// top
module top(
    input clk, rst,
    input [3:0] key_in,
    output [6:0] seg,
    output [7:0] sel,
    output reg [2:0] led, sel_led,
    output buz
);
Settings: LEC_CHECK=0, CAP_MARGIN=0, CELL_PAD_IN_SITES_DETAIL_PLACEMENT=1, CELL_PAD_IN_SITES_GLOBAL_PLACEMENT=1, CORE_MARGIN=5, CORE_UTILIZATION=52, CTS_CLUSTER_SIZE=73, GPL_ROUTABILITY_DRIVEN=0, GPL_TIMING_DRIVEN=0, HOLD_SLACK_MARGIN=0.14, MAX_ROUTING_LAYER=met5, MIN_ROUTING_LAYER=met1, PLACE_DENSITY_LB_ADDON=0.02, SETUP_SLACK_MARGIN=1.66, SLEW_MARGIN=10; clock period 9.7 ns.
run.sh (not shown) runs the stock make flow with config.mk's settings and CLKGATE_MAP_FILE=.
The first run completed with no timing, DRC or antenna violations.
Edit:
CTS_CLUSTER_DIAMETER = 178   (was unset)
CTS_CLUSTER_SIZE = 100   (was 73)
GPL_ROUTABILITY_DRIVEN = unset   (was 0)
GPL_TIMING_DRIVEN = unset   (was 0)
PLACE_DENSITY_LB_ADDON = 0.03   (was 0.02)
SETUP_SLACK_MARGIN = 1.84   (was 1.66)
SLEW_MARGIN = 20   (was 10)
Result: The new run passed the timing, design-rule and antenna checks. Non-clock buffer count drops by 45. Hold slack improves by 30 ps. Via count came out lower by about 2.8%. Clock skew goes down by 3.6 ps. Global-route usage went down by 1.5 points. Setup slack gets better by 150 ps. Final cell count is lower by 3.1%. Power fell by 8.2%. Synthesized cell count is unchanged. Combinational power shrinks by about 3%. Core utilization decreases by 1.6 points.
Edit:
CELL_PAD_IN_SITES_DETAIL_PLACEMENT = unset   (was 1)
CELL_PAD_IN_SITES_GLOBAL_PLACEMENT = 0   (was 1)
CORE_UTILIZATION = 61   (was 52)
CTS_CLUSTER_DIAMETER = unset   (was 178)
CTS_CLUSTER_SIZE = 17   (was 100)
PLACE_DENSITY_LB_ADDON = unset   (was 0.03)
SETUP_SLACK_MARGIN = 1.66   (was 1.84)
Maximum frequency came out lower by 0.47%.
Worst setup slack degrades by 35 ps.
Sequential cell count is unchanged.
Die size falls by 14%.
Cell area stays flat.
Wire length fell by 14%.
Combinational power shrinks by 4.0%.
Clock power climbs by 9.7%.
Utilization rises by 10 points.
Synthesized area does not change.
Via count fell by 4.2%.
Edit:
CELL_PAD_IN_SITES_GLOBAL_PLACEMENT = 1   (was 0)
CORE_UTILIZATION = 52   (was 61)
PLACE_DENSITY_LB_ADDON = 0.24   (was unset)
After rerunning:
- The new run ran to the end with no violations
- via count hardly moves
- total power is lower by about 5.5%
- die size came out higher by about 16%
Edit:
CELL_PAD_IN_SITES_GLOBAL_PLACEMENT = 0   (was 1)
CORE_UTILIZATION = 68   (was 52)
PLACE_DENSITY_LB_ADDON = unset   (was 0.24)
Result:
- power rose by 4.3%
- critical path depth is unchanged
- clock-buffer cell count shrinks by 3
- clock skew barely changes
- global-route usage increases by 6.2 points
- worst hold slack hardly moves
Edit:
CELL_PAD_IN_SITES_GLOBAL_PLACEMENT = 1   (was 0)
CORE_UTILIZATION = 52   (was 68)
CTS_CLUSTER_DIAMETER = 178   (was unset)
CTS_CLUSTER_SIZE = 100   (was 17)
PLACE_DENSITY_LB_ADDON = 0.24   (was unset)
SETUP_SLACK_MARGIN = -0.36   (was 1.66)
Outcome: The new run completed without violations. Global-route usage goes down by 6.2 points. Sequential share of layout area barely changes. Worst setup slack loses 250 ps.

## the reference run
top again, from the RTL that the note above started with.
Settings: LEC_CHECK=0, ABC_AREA=1, CAP_MARGIN=20, CORE_MARGIN=2, CORE_UTILIZATION=72, CTS_CLUSTER_DIAMETER=199, CTS_CLUSTER_SIZE=90, PLACE_DENSITY_LB_ADDON=0.14, SLEW_MARGIN=20; clock period 4.48 ns.
The reference run finished every stage; the final checks, however, were not passed, the failures being setup timing.
Input-level comparison between the trial run and the reference run:
- CORE_ASPECT_RATIO: unset -> 0.92
- CTS_CLUSTER_SIZE: 90 -> 40
- SETUP_SLACK_MARGIN: unset -> 1.43
- the clock period (ns, I/O delays scaled along): 4.48 -> 4.81
==> results <==
- Complete run, failing final checks: the trial run, reason setup timing.
- Compared with the reference run, the trial run degrades sum of routed wire length over all layers.
- Across both runs, placed standard-cell area was lower for the trial run than for the reference run.
- Area fraction of clock buffers and clock inverters was higher in the run labelled the trial run.
- Relative to the reference run, data required time at the worst endpoint increased by 0.27 ns in the trial run.
- Between the reference run and the trial run, the register-to-register slack is higher for the trial run.
- Between the reference run and the trial run, layout overhead on the synthesized area is lower for the trial run, the reference run comes in above that.
- The trial run vs the reference run on tapcell count: the trial run is the lower one.
- Of the reference run and the trial run, the reference run shows the lower clock buffer count in the final layout, with the trial run above it.
- The met2 usage in global routing of the trial run exceeds that of the reference run by 0.17 points.
- Re clock share of power: the reference run was lower than the trial run.
Power and IR drop assume default switching activity.
